==> run a: inputs <==
Design Circle_Area_Calculator, start of the top module:
module Circle_Area_Calculator(clk, rst, radius, area);
  input wire clk, rst;
  input wire [31:0] radius;
  output reg [31:0] area;
  wire [31:0] Square_radius, Result;
  parameter Pi = 32'b01000000010010010000111111010000;
  FloatMultiplier_rounding FM0(.Multiplicand(radius), .Multiplier(radius), .Result(Square_radius));
  FloatMultiplier_rounding FM1(.Multiplicand(Square_radius), .Multiplier(Pi), .Result(Result));
  always @(posedge clk) begin
	if(rst) begin
		area[31:0] <= 1'b0;
	end else begin
		area[31:0] <= Result[31:0];
	end
  end
endmodule
==> flow/config.mk <==
export PLATFORM = sky130hd
export DESIGN_NAME = Circle_Area_Calculator
export DESIGN_NICKNAME = Circle_Area_Calculator
export VERILOG_FILES = /design/flow/design.v
export SDC_FILE = /design/flow/constraint.sdc
export NUM_CORES = 4
export LEC_CHECK = 0
export ABC_AREA = 1
export CAP_MARGIN = 20
export CORE_MARGIN = 2
export CORE_UTILIZATION = 68
export CTS_CLUSTER_SIZE = 97
export PLACE_DENSITY = 0.37
export SLEW_MARGIN = 20
export TNS_END_PERCENT = 15
==> flow/constraint.sdc <==
create_clock -name core_clock -period 21.7 [get_ports {clk}]
set_input_delay 4.3400 -clock core_clock [delete_from_list [all_inputs] [get_ports {clk}]]
set_output_delay 4.3400 -clock core_clock [all_outputs]
set_load 0.01 [all_outputs]
run.sh (not shown) runs the stock make flow with config.mk's settings and CLKGATE_MAP_FILE=.
==> run b: changes against run a <==
Settings changed: ABC_AREA 1 to default, CORE_UTILIZATION 68 to 32, CTS_CLUSTER_SIZE 97 to default, PLACE_DENSITY 0.37 to default, TNS_END_PERCENT 15 to default.
==> flow/constraint.sdc (replaced) <==
create_clock -name core_clock -period 45.4 [get_ports {clk}]
set_input_delay 9.0800 -clock core_clock [delete_from_list [all_inputs] [get_ports {clk}]]
set_output_delay 9.0800 -clock core_clock [all_outputs]
set_load 0.01 [all_outputs]
==> run c: changes against run a <==
Settings changed: CORE_UTILIZATION 68 to 49, CTS_CLUSTER_DIAMETER from default to 59, CTS_CLUSTER_SIZE 97 to 15, PLACE_DENSITY 0.37 to default, TNS_END_PERCENT 15 to default.
==> flow/constraint.sdc (replaced) <==
create_clock -name core_clock -period 30.0 [get_ports {clk}]
set_input_delay 6.0000 -clock core_clock [delete_from_list [all_inputs] [get_ports {clk}]]
set_output_delay 6.0000 -clock core_clock [all_outputs]
set_load 0.01 [all_outputs]
==> job_summary.md <==
### Flow metrics

| Metric | Value |
|---|---|
| Status | timing/DRC/antenna clean |
| Yosys cell types | between 100 and 150 |
| Yosys top cell by instances | ha_1 |
| Yosys chip area | around 32000 um^2 |
| Mux share | 0.00609 |
| Floorplan Utilization | 0.323 |
| Die area | a little over 100000 um^2 |
| Top cells by count | 630 x ha_1, 416 x xnor2_1, 406 x a21oi_1, 339 x inv_1, 310 x nor2_1 |
| Xor/xnor share | 0.164 |
| Routability Congestion | 0.878 |
| Yosys cell count | ~4300 |
| Number of cells after detailed placement | 5594 |
| DP Area | roughly 34000 um^2 |
| Detailed placement HPWL | slightly above 70000 um |
| Yosys simple share | 0.192 |
| Die X | roughly 320 um |
| Synth Seq Share | 0.0192 |
That was run b.
==> job_summary.md <==
### Metrics collected by this job

| Metric | Value |
|---|---|
| Error | [ERROR DPL-0033] detailed placement checks failed during check placement. |
| Yosys simple share | 0.206 |
| Detailed placement HPWL | between 100000 and 150000 um |
| Synth Seq Share | 0.0191 |
| Last stage reached | clock tree synthesis |
| Status | did not finish |
| Yosys top cell by instances | inv_1 |
| Mux share | 0 |
| Yosys chip area | 32400 um^2 |
| Yosys cell types | around 70 |
| Yosys cell count | approximately 5000 |
That was run a.
==> job_summary.md <==
### Flow metrics

| Metric | Value |
|---|---|
| Mux share | 0 |
| Die area | between 60000 and 70000 um^2 |
| Routability Congestion | 0.876 |
| Synth Seq Share | 0.0191 |
| Yosys cell count | 5045 |
| Yosys top cell by instances | inv_1 |
| Status | timing/DRC/antenna clean |
| Yosys chip area | between 30000 and 40000 um^2 |
| DP Area | 34300 um^2 |
That was run c.
